Design udp_ipv4_tx, start of the top module:
module udp_ipv4_tx (
    input  wire             ap_clk,
    input  wire             ap_rst_n,
    input  wire  [31:0]     my_ip_addr,
    input  wire   [7:0]     ip_protocol,
    input  wire             s_axis_tx_meta_tvalid,
    output wire             s_axis_tx_meta_tready,
    input  wire [255:0]     s_axis_tx_meta_tdata,
    input  wire             s_axis_tx_data_tvalid,
    output wire             s_axis_tx_data_tready,
    input  wire  [63:0]     s_axis_tx_data_tdata,
    input  wire   [7:0]     s_axis_tx_data_tkeep,
    input  wire             s_axis_tx_data_tlast,
    output wire             m_axis_tx_data_tvalid,
    input  wire             m_axis_tx_data_tready,
    output wire   [63:0]    m_axis_tx_data_tdata,
    output wire    [7:0]    m_axis_tx_data_tkeep,
    output wire             m_axis_tx_data_tlast,
    output wire   [31:0]    datagrams_transmitted
);
wire            tx_udp2ip_data_tvalid;
wire            tx_udp2ip_data_tready;
wire [63:0]     tx_udp2ip_data_tdata;
wire  [7:0]     tx_udp2ip_data_tkeep;
wire            tx_udp2ip_data_tlast;
wire            tx_udp2ip_meta_tvalid;
wire [63:0]     tx_udp2ip_meta_tdata;
wire            tx_udp2ip_meta_tready;
udp_tx udp_tx_i (
    .ap_clk                       (ap_clk),
    .ap_rst_n                     (ap_rst_n),
    .s_axis_tx_data_tvalid        (s_axis_tx_data_tvalid),
    .s_axis_tx_data_tready        (s_axis_tx_data_tready),
    .s_axis_tx_data_tdata         (s_axis_tx_data_tdata),
    .s_axis_tx_data_tkeep         (s_axis_tx_data_tkeep),
    .s_axis_tx_data_tstrb         (8'h00),
    .s_axis_tx_data_tlast         (s_axis_tx_data_tlast),
    .s_axis_tx_meta_tvalid        (s_axis_tx_meta_tvalid),
    .s_axis_tx_meta_tready        (s_axis_tx_meta_tready),
    .s_axis_tx_meta_tdata         (s_axis_tx_meta_tdata),
    .s_axis_tx_meta_tkeep         (32'h00000000),
    .s_axis_tx_meta_tstrb         (32'h00000000),
    .s_axis_tx_meta_tlast         (1'b0),
  ...
make LEC_CHECK=0 ABC_AREA=1 CAP_MARGIN=15 CELL_PAD_IN_SITES_DETAIL_PLACEMENT=1 CELL_PAD_IN_SITES_GLOBAL_PLACEMENT=0 CORE_ASPECT_RATIO=1.24 CORE_MARGIN=2 CORE_UTILIZATION=45 CTS_CLUSTER_DIAMETER=100 CTS_CLUSTER_SIZE=31 GPL_ROUTABILITY_DRIVEN=1 MAX_ROUTING_LAYER=met4 MIN_ROUTING_LAYER=met1 PLACE_DENSITY_LB_ADDON=0.26 SETUP_SLACK_MARGIN=1.12 SLEW_MARGIN=20 TNS_END_PERCENT=35 finish   # period 4.91 ns
run.sh (not shown) runs the stock make flow with config.mk's settings and CLKGATE_MAP_FILE=.
The starting point finished clean.
Then changed:
Settings changed: CELL_PAD_IN_SITES_DETAIL_PLACEMENT 1 to 0, CELL_PAD_IN_SITES_GLOBAL_PLACEMENT 0 to 2, CORE_UTILIZATION 45 to 71, CTS_CLUSTER_DIAMETER 100 to 215, GPL_ROUTABILITY_DRIVEN 1 to not set, TNS_END_PERCENT 35 to not set.
Clock period 4.91 ns to 4.05 ns, I/O delays scaled along.
Effect: The new run stopped in 3_1_place_gp_skip_io on FLW-0024; synthesized area does not change; die area goes down by well over a third; synthesized cell count is unchanged.
Then changed:
Settings changed: ABC_AREA 1 to not set, CAP_MARGIN 15 to 20, CELL_PAD_IN_SITES_DETAIL_PLACEMENT 0 to not set, CELL_PAD_IN_SITES_GLOBAL_PLACEMENT 2 to not set, CORE_ASPECT_RATIO 1.24 to not set, CORE_UTILIZATION 71 to 29, CTS_CLUSTER_DIAMETER 215 to not set, CTS_CLUSTER_SIZE 31 to not set, MAX_ROUTING_LAYER met4 to not set, MIN_ROUTING_LAYER met1 to not set, PLACE_DENSITY set to 0.6, PLACE_DENSITY_LB_ADDON 0.26 to not set, SETUP_SLACK_MARGIN 1.12 to not set.
Clock period 4.05 ns to 6.19 ns, I/O delays scaled along.
Result: Now the flow produced a clean layout. Area after synthesis went up slightly. Die size went up by well over a third. Synthesized cell count went down by a little under a tenth.
Then changed:
Settings changed: CORE_UTILIZATION 29 to 40.
Clock period 6.19 ns to 4.33 ns, I/O delays scaled along.
Outcome: The changed run finished with timing, DRC and antenna clean; clock power climbs by about 37%; hold slack hardly moves; routed wire length went down by 2.8%; worst setup slack got worse by 1.3 ns; design area falls by 0.87%; global-route usage rises by 5.9 points; final cell count decreases by 7.1%; non-clock buffer count grows by 12; count of clock-buffer cells in the layout climbs by 3; utilization came out higher by 13 points; die size decreases by 27%.
Power and IR drop assume default switching activity.
